==> flow/design.v <==
module mult_unsigned #(
		parameter WIDTHA = 16,
		parameter WIDTHB = 24,
		parameter PIPELINE_DEPTH = 4
)
(
	input clk,rst,
	input [WIDTHA -1 :0] A,
	input [WIDTHB -1 :0] B,
	output [WIDTHA + WIDTHB - 1:0] result
);
reg [WIDTHA -1 :0] rA;
reg [WIDTHB -1 :0] rB;
reg [WIDTHA + WIDTHB - 1:0] M [PIPELINE_DEPTH-1:0];
integer i;
always @(posedge clk or posedge rst)
begin
	if (rst) begin
		rA <= 0;
		rB <= 0;
		for (i=0; i<PIPELINE_DEPTH; i=i+1)
		  M[i] <=0;
		end
	else
	begin
		rA <= A;
		rB <= B;
		M[0] <= rA * rB;
		for (i=0; i<PIPELINE_DEPTH-1; i=i+1)
			M[i+1] <= M[i];
	end
end
assign result = M[PIPELINE_DEPTH-1];
endmodule
clock: 11.2 ns
lec_check: 0
cap_margin: 20
cell_pad_in_sites_global_placement: 1
core_aspect_ratio: 1.05
core_margin: 2
core_utilization: 44
cts_cluster_diameter: 314
cts_cluster_size: 36
gpl_timing_driven: 1
hold_slack_margin: 0.2
max_routing_layer: met4
min_routing_layer: met1
slew_margin: 15
run.sh (not shown) runs the stock make flow with config.mk's settings and CLKGATE_MAP_FILE=.
The baseline finished with timing, DRC and antenna clean.
Rerun with:
- GPL_TIMING_DRIVEN: 1 -> 0
- MIN_ROUTING_LAYER: met1 -> met2
- clock period: 11.2 -> 4.47 ns (I/O delays scaled with it)
Outcome: With this change the flow produced a layout that fails on negative setup slack. Via count came out higher by about 47%. Utilization came out higher by 7.1 points. Die area does not change. Synthesized area is unchanged.
Rerun with:
- ABC_AREA: unset -> 1
- CELL_PAD_IN_SITES_GLOBAL_PLACEMENT: 1 -> unset
- CORE_ASPECT_RATIO: 1.05 -> unset
- CORE_UTILIZATION: 44 -> 72
- CTS_CLUSTER_DIAMETER: 314 -> unset
- CTS_CLUSTER_SIZE: 36 -> unset
- GPL_TIMING_DRIVEN: 0 -> unset
- HOLD_SLACK_MARGIN: 0.2 -> unset
- MIN_ROUTING_LAYER: met2 -> unset
- SETUP_SLACK_MARGIN: unset -> 1.25
- SLEW_MARGIN: 15 -> 20
- clock period: 4.47 -> 4.33 ns (I/O delays scaled with it)
This time the run aborted during global routing (5_1_grt) (GRT-0232).
Synthesized cell count rises by 26%.
Synthesized area rises by 5.1%.
Die area falls by 35%.
Rerun with:
- ABC_AREA: 1 -> unset
- CORE_UTILIZATION: 72 -> 40
- MAX_ROUTING_LAYER: met4 -> unset
- SETUP_SLACK_MARGIN: 1.25 -> unset
- clock period: 4.33 -> 8.0 ns (I/O delays scaled with it)
With this change the flow ran to the end with no violations.
Area after synthesis went down by about 5%.
Synthesized cell count is lower by 21%.
Die area went up by about 70%.
Rerun with:
- CORE_UTILIZATION: 40 -> 64
- clock period: 8.0 -> 4.33 ns (I/O delays scaled with it)
Outcome:
- Now the flow finished but fails on negative setup slack
- worst hold slack degrades by 0.0053 ns
- setup slack got worse by 3.0 ns
- via count increases by roughly a tenth
Rerun with:
- ABC_AREA: unset -> 1
- CORE_UTILIZATION: 64 -> 72
- PLACE_DENSITY: unset -> 0.78
- clock period: 4.33 -> 5.44 ns (I/O delays scaled with it)
=> The new run completed and failed the layout checks on negative setup slack; global-route usage is higher by 5.4 points; critical path depth is lower by 1; wire length is higher by 18%; first-iteration DRC count is higher by 110%; cell count is higher by 13%; sequential share of layout area is higher by 0.20 points; setup slack is better by 1.3 ns.

========
Starts from the design.v that is shown in full above.
Settings: LEC_CHECK=0, ABC_AREA=1, CAP_MARGIN=20, CORE_MARGIN=2, CORE_UTILIZATION=72, SLEW_MARGIN=20, TNS_END_PERCENT=100; clock period 5.59 ns.
Then changed:
- PLACE_DENSITY_LB_ADDON: unset -> 0.28
- TNS_END_PERCENT: 100 -> unset
- clock period: 5.59 -> 5.33 ns (I/O delays scaled with it)
What happened:
- The new run completed, yet does not pass: setup timing
- routed wire length climbs by 17%
- die size stays the same
- via count is higher by about 9%
- register-to-register slack gets worse by 0.47 ns
- first-iteration DRC count came out higher by about 30%
- final cell count rises by 2.2%
Then changed:
- PLACE_DENSITY: unset -> 0.78
- PLACE_DENSITY_LB_ADDON: 0.28 -> unset
- SETUP_SLACK_MARGIN: unset -> 1.28
- clock period: 5.33 -> 4.41 ns (I/O delays scaled with it)
This time the run did not get past global routing on GRT-0232.
Synthesized cell count stays the same.
Synthesized area does not change.
Die area does not change.

========
RTL: the design.v shown in full above, as it stands there.
Settings: LEC_CHECK=0, CAP_MARGIN=20, CELL_PAD_IN_SITES_GLOBAL_PLACEMENT=1, CORE_ASPECT_RATIO=1.05, CORE_MARGIN=2, CORE_UTILIZATION=40, CTS_CLUSTER_DIAMETER=314, CTS_CLUSTER_SIZE=36, GPL_TIMING_DRIVEN=0, HOLD_SLACK_MARGIN=0.03, MAX_ROUTING_LAYER=met4, MIN_ROUTING_LAYER=met2, PLACE_DENSITY_LB_ADDON=0.13, SLEW_MARGIN=15; clock period 4.47 ns.
The baseline completed, yet does not pass: setup timing.
Then changed:
- CELL_PAD_IN_SITES_GLOBAL_PLACEMENT: 1 -> unset
- CORE_ASPECT_RATIO: 1.05 -> unset
- CORE_UTILIZATION: 40 -> 64
- CTS_CLUSTER_DIAMETER: 314 -> unset
- CTS_CLUSTER_SIZE: 36 -> unset
- GPL_TIMING_DRIVEN: 0 -> unset
- HOLD_SLACK_MARGIN: 0.03 -> unset
- MAX_ROUTING_LAYER: met4 -> unset
- MIN_ROUTING_LAYER: met2 -> unset
- PLACE_DENSITY_LB_ADDON: 0.13 -> unset
- SLEW_MARGIN: 15 -> 20
- clock period: 4.47 -> 5.33 ns (I/O delays scaled with it)
After rerunning: The new run produced a layout that fails on setup timing. Via count fell by 24%. Die size fell by 37%. Worst setup slack improved by 1.2 ns.
Then changed:
- CORE_UTILIZATION: 64 -> 24
- clock period: 5.33 -> 6.61 ns (I/O delays scaled with it)
This time the run completed without violations; setup slack gets better by 0.77 ns; count of clock-buffer cells in the layout decreases by 1; area after synthesis stays the same; via count fell by 7.8%; final cell count grows by about 20%.
Then changed:
- CORE_UTILIZATION: 24 -> 40
Result: Routed wire length shrinks by 1.9%; design area came out lower by 2.5%; worst setup slack degrades by 0.025 ns.

========
// mult_unsigned: RTL as listed in full above, without the edits since
clock: 5.95 ns
lec_check: 0
cap_margin: 20
cell_pad_in_sites_global_placement: 0
core_aspect_ratio: 0.91
core_margin: 2
core_utilization: 72
cts_cluster_size: 96
min_routing_layer: met1
place_density: 0.67
setup_slack_margin: 1.69
slew_margin: 10
tns_end_percent: 50
The baseline completed and failed the layout checks on negative setup slack.
==> next run, changes <==
--- a/flow/config.mk
+++ b/flow/config.mk
@@ -10,3 +10,2 @@
-export CORE_ASPECT_RATIO = 0.91
-export CORE_MARGIN = 2
-export CORE_UTILIZATION = 72
+export CORE_MARGIN = 10
+export CORE_UTILIZATION = 59
@@ -14 +13,2 @@
-export MIN_ROUTING_LAYER = met1
+export HOLD_SLACK_MARGIN = 0.21
+export MIN_ROUTING_LAYER = met2
@@ -16 +16 @@
-export SETUP_SLACK_MARGIN = 1.69
+export SETUP_SLACK_MARGIN = 0.09
==> flow/constraint.sdc (replaced) <==
create_clock -name core_clock -period 11.8 [get_ports {clk}]
set_input_delay 2.3600 -clock core_clock [delete_from_list [all_inputs] [get_ports {clk}]]
set_output_delay 2.3600 -clock core_clock [all_outputs]
set_load 0.01 [all_outputs]
Result:
- Now the flow finished with timing, DRC and antenna clean
- first-iteration DRC count rises by well over a third
- critical path depth falls by 1
- design area falls by roughly a tenth
- routed wire length falls by about a fifth
- clock skew stays flat
- final cell count falls by a few percent

========
## job 2345
RTL: the design.v shown in full above, as it stands there.
Settings: LEC_CHECK=0, ABC_AREA=1, CAP_MARGIN=20, CELL_PAD_IN_SITES_GLOBAL_PLACEMENT=0, CORE_MARGIN=2, CORE_UTILIZATION=72, CTS_CLUSTER_DIAMETER=349, CTS_CLUSTER_SIZE=33, HOLD_SLACK_MARGIN=0.21, MIN_ROUTING_LAYER=met1, PLACE_DENSITY=0.63, SLEW_MARGIN=10, TNS_END_PERCENT=50; clock period 5.65 ns.
Here is what was changed in the inputs of job 4526 compared with job 2345.
- HOLD_SLACK_MARGIN: 0.21 -> unset
- PLACE_DENSITY: 0.63 -> 0.67
- SETUP_SLACK_MARGIN: unset -> 0.09
- CTS_CLUSTER_SIZE: 33 -> 96
- CTS_CLUSTER_DIAMETER: 349 -> unset
- ABC_AREA: 1 -> unset
- the clock period (ns, I/O delays scaled along): 5.65 -> 5.95
Findings:
- Job 4526 completed end to end; final checks failed (setup timing).
- Job 4526 ended up with a higher area of combinational cells with multiple inputs than job 2345 did.
- Job 4526 — shortest period the worst path allows 510 ps higher, job 2345 as reference
- The setup TNS after final layout number comes out lower for job 4526 vs job 2345.
- Compared with job 2345, job 4526 shows a global-route track usage on met3 that is 2.6 points lower.
- Max placeable core region across job 2345 and job 4526: job 2345
- The via count in job 4526 was lower than what job 2345 gave.
- Comparing job 2345 and job 4526, the higher overall routed net length was measured on job 4526.
- Compare job 2345 and job 4526 | area added between synthesis and finish higher: job 4526
- When job 4526 is set beside job 2345, its highest cell delay on the worst timing path turns out to be 70 ps larger.
Relative to job 4526, the following input files were edited for job 6567:
- a deleted MIN_ROUTING_LAYER that had been met1
- a deleted SETUP_SLACK_MARGIN that had been 0.09
- a deleted CELL_PAD_IN_SITES_GLOBAL_PLACEMENT that had been 0
- a change of SLEW_MARGIN from 10 to 20
- an added MAX_ROUTING_LAYER of met4
- a deleted PLACE_DENSITY that had been 0.67
- a deleted CTS_CLUSTER_SIZE that had been 96
- a deleted TNS_END_PERCENT that had been 50
- a change of the clock period (ns, I/O delays scaled along) from 5.95 to 7.4
==> results <==
Job 6567 has completed all stages; timing, DRC and antenna checks passed.
In job 4526 the implementation completed, yet the final layout does not meet the checks, the culprit being setup timing.
Job 6567 against job 4526; design area is down by a little under 10%.
In job 6567, the final total negative setup slack came out 860 ps above the value in job 4526.
Compared with job 4526, job 6567 shows combinational share of cell area higher by 3.3 points.
Job 6567 against job 4526: met3 usage picked up an extra 0.91 points; utilization went down by 8.4 points.

========
v27:
RTL: the design.v shown in full above, as it stands there.
Settings: LEC_CHECK=0, ABC_AREA=1, CAP_MARGIN=20, CORE_MARGIN=2, CORE_UTILIZATION=72, MAX_ROUTING_LAYER=met4, SETUP_SLACK_MARGIN=1.24, SLEW_MARGIN=20; clock period 4.33 ns.
Run status, v27: aborted in global routing, error GRT-0232
#### Input delta (v24 over v27)
Settings: a change of SETUP_SLACK_MARGIN from 1.24 to -0.46; a deleted MAX_ROUTING_LAYER that had been met4; an added PLACE_DENSITY of 0.78; a change of the clock period (ns, I/O delays scaled along) from 4.33 to 4.73.
- Flow for v24 halted at global routing, error code GRT-0232.
- There was hardly any difference in area after synthesis between v27 and v24.
- Reported for v24 and v27, standard-cell row count turned out identical to the last digit.
- Re final RePlAce weighted congestion: v24 is 0.060 up on v27.
- Number of post-CTS setup repair buffers, v24 and v27: smaller value in v24
- v24 and v27 ended up with nearly the same area of the core.
- Cmp v24 and v27 / post-detailed-placement cell area / higher: v27
- Reported for v24 and v27, number of buffers added on ports turned out identical to the last digit.
- Diff v27..v24 | adder-cell share of the synthesized area | unchanged
- Taking v27 as the reference point, the pre-CTS setup slack of v24 rises by 0.35 ns.
- As far as area of the synthesized netlist per yosys stat goes, v24 and v27 are indistinguishable; the numbers are identical.
- Summary: with v27 as the reference, number of instances in the placed design in v24 moved up slightly.
Input-level comparison between v28 and v24:
Settings: removing SETUP_SLACK_MARGIN (formerly -0.46); setting MAX_ROUTING_LAYER to met4 for the first time; removing PLACE_DENSITY (formerly 0.78); changing the clock period (ns, I/O delays scaled along) from 4.73 to 4.33.
[summary]
- v28 did not run to completion, as it errored out during global routing.
- Post-synthesis simple-gate area fraction: v24 vs v28 identical
- Taking v24 as 1.0, v28 lands at 0.50 on count of instances resized after the clock tree is built.
- Reported for v28 and v24, core outline area turned out identical to the last digit.
- Against v24, v28 comes in 170 µm² higher on cell area reported after detailed placement.
- As far as number of distinct library cells after synthesis goes, v24 and v28 are indistinguishable; the numbers are identical.
diff inputs: v28 => v52
Settings: an added PLACE_DENSITY of 0.36; a deleted MAX_ROUTING_LAYER that had been met4; an added CTS_CLUSTER_SIZE of 74; a change of the clock period (ns, I/O delays scaled along) from 4.33 to 5.44.
--- outcome ---
Between v28 and v52, the flow reports instance area after placement decreasing by a few percent.
Although it ran to completion, v52 produced a layout that fails the final checks because of negative setup slack.
Per the comparison of v52 with v28, register share after synthesis closely matched the old numbers, number of buffers inserted by post-CTS setup repair now sits lower, share of synthesized cell area in and-or and or-and compound cells was more or less identical, sum of net half-perimeters after detailed placement now smaller, row count now sits at about the same level.
Changes observed in v52 relative to v28: count of cells resized by post-cts repair now smaller, final weighted congestion of routability-driven global placement now smaller.

========
Starts from the design.v that is shown in full above.
clock: 11.8 ns
lec_check: 0
abc_area: 1
cap_margin: 20
cell_pad_in_sites_global_placement: 0
core_aspect_ratio: 0.66
core_margin: 5
core_utilization: 59
cts_cluster_diameter: 374
cts_cluster_size: 96
hold_slack_margin: 0.15
max_routing_layer: met4
min_routing_layer: met1
place_density: 0.67
setup_slack_margin: 0.09
slew_margin: 10
tns_end_percent: 95
The starting point finished with timing, DRC and antenna clean.
Change:
ABC_AREA = default   (was 1)
CORE_ASPECT_RATIO = default   (was 0.66)
CORE_MARGIN = 10   (was 5)
CORE_UTILIZATION = 72   (was 59)
CTS_CLUSTER_DIAMETER = default   (was 374)
CTS_CLUSTER_SIZE = 49   (was 96)
HOLD_SLACK_MARGIN = 0.21   (was 0.15)
MAX_ROUTING_LAYER = default   (was met4)
SETUP_SLACK_MARGIN = default   (was 0.09)
TNS_END_PERCENT = 50   (was 95)
clock period = 5.55 ns   (was 11.8 ns; I/O delays follow)
Outcome:
- With this change the flow reached the layout checks and failed them: negative setup slack
- clock skew grows by 0.0079 ns
- die area shrinks by 11%
- sequential cell count does not change
- register-to-register slack is worse by 6.2 ns
- synthesized area shrinks by 4.8%
- wire length grows by 24%
- final area grows by 9.1%
- utilization grows by 25 points
Change:
ABC_AREA = 1   (was default)
CORE_MARGIN = 2   (was 10)
CTS_CLUSTER_SIZE = 96   (was 49)
SETUP_SLACK_MARGIN = 0.09   (was default)
clock period = 5.79 ns   (was 5.55 ns; I/O delays follow)
After rerunning: This time the run finished clean; synthesized cell count rose by 26%; clock-buffer cell count rose by 1; first-iteration DRC count fell by 11%; final area fell by 5.1%; via count is about the same; routed wire length fell by 15%; setup slack gains 0.75 ns; synthesized area rose by 5.1%; clock skew fell by 0.0044 ns.
Change:
ABC_AREA = default   (was 1)
CORE_UTILIZATION = 56   (was 72)
PLACE_DENSITY = default   (was 0.67)
SETUP_SLACK_MARGIN = default   (was 0.09)
clock period = 5.65 ns   (was 5.79 ns; I/O delays follow)
=> The new run produced a layout that fails on negative setup slack. Maximum frequency is lower by 4.9%. Area after synthesis is lower by 4.8%. Final area rose by 3.3%. Worst hold slack gains 0.0031 ns. Utilization falls by 13 points. Synthesized cell count fell by 21%. First-iteration DRC count is lower by 59%. Sequential share of layout area goes down by 0.87 points. Wire length drops by 14%.
Change:
CORE_MARGIN = 4   (was 2)
CORE_UTILIZATION = 42   (was 56)
CTS_CLUSTER_DIAMETER = 160   (was default)
CTS_CLUSTER_SIZE = 100   (was 96)
PLACE_DENSITY = 0.81   (was default)
SETUP_SLACK_MARGIN = 3.15   (was default)
TNS_END_PERCENT = 20   (was 50)
clock period = 11.8 ns   (was 5.65 ns; I/O delays follow)
=> This time the run went through all stages and came out clean. Worst setup slack improves by 5.5 ns. Clock-buffer cell count is lower by 1. Cell count is lower by about 3%. Die area came out higher by about 38%. Global-route usage goes down by 8.4 points. Non-clock buffer count fell by 204. Design area decreases by about 10%.
Change:
CAP_MARGIN = 0   (was 20)
CORE_UTILIZATION = 17   (was 42)
HOLD_SLACK_MARGIN = 0.29   (was 0.21)
SETUP_SLACK_MARGIN = -0.56   (was 3.15)
The new run passed the timing, design-rule and antenna checks.
Hold slack degrades by 0.0031 ns.
Synthesized area does not change.
Setup slack gets worse by 0.18 ns.
Clock-buffer cell count stays the same.
Via count is about the same.
Register-to-register slack loses 0.18 ns.
Cell area went up by 5.6%.
First-iteration DRC count is higher by 35%.
Maximum frequency decreases by 2.8%.
Routed wire length climbs by 6.3%.
